## job 4266
## mult16_top
module mult16_top (
  input         clk,
  input  [15:0] a,
  input  [15:0] b,
  output [31:0] p
);
  reg  [15:0] a_r, b_r;
  reg  [31:0] p_r;
  wire [31:0] o;
  multiplier_16bit u_mul (.a(a_r), .b(b_r), .o(o));
  always @(posedge clk) begin
    a_r <= a;
    b_r <= b;
    p_r <= o;
  end
  assign p = p_r;
endmodule
Size: roughly 670 cells after synthesis, about 65 I/O pins, ~7700 µm² of cells after synthesis.
clock: 12.1 ns
lec_check: 0
cap_margin: 20
core_aspect_ratio: 0.83
core_margin: 2
core_utilization: 72
place_density_lb_addon: 0.0
setup_slack_margin: 1.51
slew_margin: 20
run.sh (not shown) runs the stock make flow with config.mk's settings and CLKGATE_MAP_FILE=.
The flow completed for job 4266, but it is not clean: the layout still shows negative setup slack.
What job 4551 does differently from job 4266 at the input level:
==> flow/config.mk <==
export PLATFORM = sky130hd
export DESIGN_NAME = mult16_top
export DESIGN_NICKNAME = mult16_top
export VERILOG_FILES = /design/flow/design.v
export SDC_FILE = /design/flow/constraint.sdc
export NUM_CORES = 4
export LEC_CHECK = 0
export ABC_AREA = 0
export CAP_MARGIN = 40
export CELL_PAD_IN_SITES_DETAIL_PLACEMENT = 0
export CORE_ASPECT_RATIO = 0.71
export CORE_MARGIN = 2
export CORE_UTILIZATION = 72
export CTS_CLUSTER_SIZE = 33
export HOLD_SLACK_MARGIN = -0.09
export MAX_ROUTING_LAYER = met5
export PLACE_DENSITY = 0.64
export SETUP_SLACK_MARGIN = 0.96
export SLEW_MARGIN = 20
### Flow results
Completing all stages was not enough for job 4266: its layout failed the final checks because of negative setup slack.
Layout checks on job 4551: not met. Flow itself completed; violations: negative setup slack.
Compared with job 4266, in job 4551 cell count moved down; accumulated negative setup slack moved up.
Compared with job 4266, job 4551 shows a number of gates resized after CTS that is 29% higher.
Compared with job 4266, wire length in job 4551 decreased by a few percent.
Job 4551 -> job 4266: number of sequential cells in the layout delta 0, exact match
Between job 4551 and job 4266, the sequential share of cell area figures differ only marginally.
Per the comparison of job 4551 with job 4266, shortest clock period the worst path allows after layout shrank by 120 ps; detail-routed net length per standard cell decreased by about 2.2% relative to the old numbers.
### job 4551 -> job 8699
==> flow/config.mk <==
export PLATFORM = sky130hd
export DESIGN_NAME = mult16_top
export DESIGN_NICKNAME = mult16_top
export VERILOG_FILES = /design/flow/design.v
export SDC_FILE = /design/flow/constraint.sdc
export NUM_CORES = 4
export LEC_CHECK = 0
export ABC_AREA = 1
export CAP_MARGIN = 40
export CELL_PAD_IN_SITES_DETAIL_PLACEMENT = 0
export CORE_ASPECT_RATIO = 1.44
export CORE_MARGIN = 2
export CORE_UTILIZATION = 59
export HOLD_SLACK_MARGIN = 0.13
export MAX_ROUTING_LAYER = met5
export SETUP_SLACK_MARGIN = 2.14
export SLEW_MARGIN = 20
==> flow/constraint.sdc <==
create_clock -name core_clock -period 7.91 [get_ports {clk}]
set_input_delay 1.5820 -clock core_clock [delete_from_list [all_inputs] [get_ports {clk}]]
set_output_delay 1.5820 -clock core_clock [all_outputs]
set_load 0.01 [all_outputs]
==> comparison <==
No crash in job 8699: every stage finished, but the layout fails its final checks due to negative setup slack. Summary of job 8699 over job 4551: smallest setup slack after layout lower, die size picked up an extra 3000 µm², number of standard cells after synthesis increased 8.8%, fraction of the core area occupied by cells at floorplan down 15 points, synthesized area shows an increase of 4.1%. Summary of the comparison: signed area change from the synthesized netlist to the final layout is higher in job 8699, relative to job 4551.
The following lists how job 6824 was set up differently from job 8699:
==> flow/config.mk <==
export PLATFORM = sky130hd
export DESIGN_NAME = mult16_top
export DESIGN_NICKNAME = mult16_top
export VERILOG_FILES = /design/flow/design.v
export SDC_FILE = /design/flow/constraint.sdc
export NUM_CORES = 4
export LEC_CHECK = 0
export CAP_MARGIN = 20
export CORE_MARGIN = 2
export CORE_UTILIZATION = 40
export SLEW_MARGIN = 20
==> flow/constraint.sdc <==
create_clock -name core_clock -period 15.0 [get_ports {clk}]
set_input_delay 3.0000 -clock core_clock [delete_from_list [all_inputs] [get_ports {clk}]]
set_output_delay 3.0000 -clock core_clock [all_outputs]
set_load 0.01 [all_outputs]
## What came out
- Having completed the whole flow, job 6824 delivered a layout that passed the timing, DRC and antenna checks.
- Job 8699 finished every stage; the final checks, however, were not passed, the failures being negative setup slack.
- Job 6824 vs job 8699, slowest cell on the critical path: sky130_fd_sc_hd__dfxtp_1 vs sky130_fd_sc_hd__fa_1
- From job 8699 to job 6824 the numbers moved as follows: first-pass GRT wire length lost 690 µm; maximum buffer depth of the clock tree has remained practically unchanged; clock-buffer cell count shrank by 1.
Modified inputs, job 3394 compared to job 6824
diff --git a/flow/config.mk b/flow/config.mk
--- a/flow/config.mk
+++ b/flow/config.mk
@@ -8,4 +8,6 @@
 export CAP_MARGIN = 20
 export CORE_MARGIN = 2
-export CORE_UTILIZATION = 40
+export CORE_UTILIZATION = 50
+export MAX_ROUTING_LAYER = met4
+export PLACE_DENSITY_LB_ADDON = 0.26
 export SLEW_MARGIN = 20
Notes after the runs:
On fraction of the cycle the final worst path needs, job 3394 and job 6824 are basically level.
Final cell count, job 3394 and job 6824: larger value in job 6824
Logic share of the area ended up 0.58 points higher on job 3394 than on job 6824.
Between job 3394 and job 6824, the difference in maximum buffer depth of the clock tree is negligible.
Compared job 3394 vs job 6824, and worst-case clock skew is down in job 3394.
Input-level comparison between job 4090 and job 3394:
==> flow/config.mk <==
export PLATFORM = sky130hd
export DESIGN_NAME = mult16_top
export DESIGN_NICKNAME = mult16_top
export VERILOG_FILES = /design/flow/design.v
export SDC_FILE = /design/flow/constraint.sdc
export NUM_CORES = 4
export LEC_CHECK = 0
export ABC_AREA = 0
export CAP_MARGIN = 5
export CORE_MARGIN = 2
export CORE_UTILIZATION = 47
export CTS_CLUSTER_DIAMETER = 169
export CTS_CLUSTER_SIZE = 98
export PLACE_DENSITY = 0.42
export SLEW_MARGIN = 20
Job 4090: no failed stages, no open violations at the end. Max design area across job 3394 and job 4090: job 4090. Job 4090 vs job 3394: number of signal-net buffers in the layout up. Job 4090 against job 3394; die area is up by a few percent. Against job 3394, job 4090 reports a starting density of the core that is lower. In the metrics for job 3394 and job 4090, the one carrying the higher global routing usage summed across all routing layers is job 3394. Summary of the comparison: post-route non-filler standard cell count is higher in job 4090, relative to job 3394. In job 4090 the overall routed net length turned out about 2.2% higher than in job 3394. Core utilization ended up 2.5 points lower on job 4090 than on job 3394. Going from job 3394 to job 4090, via count of the first global-routing pass grew by a few percent.

========
Starting RTL as in the previous note.
==> flow/config.mk <==
export PLATFORM = sky130hd
export DESIGN_NAME = mult16_top
export DESIGN_NICKNAME = mult16_top
export VERILOG_FILES = /design/flow/design.v
export SDC_FILE = /design/flow/constraint.sdc
export NUM_CORES = 4
export LEC_CHECK = 0
export CAP_MARGIN = 20
export CORE_MARGIN = 2
export CORE_UTILIZATION = 72
export PLACE_DENSITY = 0.65
export SETUP_SLACK_MARGIN = 0.58
export SLEW_MARGIN = 20
==> flow/constraint.sdc <==
create_clock -name core_clock -period 3.75 [get_ports {clk}]
set_input_delay 0.7500 -clock core_clock [delete_from_list [all_inputs] [get_ports {clk}]]
set_output_delay 0.7500 -clock core_clock [all_outputs]
set_load 0.01 [all_outputs]
The first run finished with setup timing left.
Change:
--- a/flow/config.mk
+++ b/flow/config.mk
@@ -11,2 +11 @@
-export PLACE_DENSITY = 0.65
-export SETUP_SLACK_MARGIN = 0.58
+export PLACE_DENSITY = 0.68
==> flow/constraint.sdc (replaced) <==
create_clock -name core_clock -period 12.0 [get_ports {clk}]
set_input_delay 2.4000 -clock core_clock [delete_from_list [all_inputs] [get_ports {clk}]]
set_output_delay 2.4000 -clock core_clock [all_outputs]
set_load 0.01 [all_outputs]
After rerunning: The new run finished but fails on setup timing; wire length went down by about 26%; critical path depth is unchanged.
Change:
--- a/flow/config.mk
+++ b/flow/config.mk
@@ -7,0 +8 @@
+export ABC_AREA = 1
@@ -11 +12 @@
-export PLACE_DENSITY = 0.68
+export PLACE_DENSITY_LB_ADDON = 0.14
==> flow/constraint.sdc (replaced) <==
create_clock -name core_clock -period 9.28 [get_ports {clk}]
set_input_delay 1.8560 -clock core_clock [delete_from_list [all_inputs] [get_ports {clk}]]
set_output_delay 1.8560 -clock core_clock [all_outputs]
set_load 0.01 [all_outputs]
Result:
- The changed run finished but failed the layout checks on setup timing
- cell count rises by about 8%
- die area rises by about 4%
- hold slack degrades by 0.15 ns
- setup slack degrades by 2.7 ns
- wire length rises by 11%
- cell area rises by about 4.3%
- critical path depth rises by 2
- clock-buffer cell count falls by 3
- sequential share of layout area falls by 0.56 points
- global-route usage rises by 1.2 points
Change:
--- a/flow/config.mk
+++ b/flow/config.mk
@@ -12 +12 @@
-export PLACE_DENSITY_LB_ADDON = 0.14
+export CTS_CLUSTER_DIAMETER = 348
==> flow/constraint.sdc (replaced) <==
create_clock -name core_clock -period 6.15 [get_ports {clk}]
set_input_delay 1.2300 -clock core_clock [delete_from_list [all_inputs] [get_ports {clk}]]
set_output_delay 1.2300 -clock core_clock [all_outputs]
set_load 0.01 [all_outputs]
What happened:
- The new run finished but fails on setup timing
- worst setup slack is worse by 3.1 ns
- routed wire length is higher by 1.9%
- utilization is higher by 0.74 points
- global-route usage is lower by 0.54 points
- fmax stays flat
- first-iteration DRC count is higher by 12%
- clock-buffer cell count is higher by 3
- cell area is higher by 0.89%
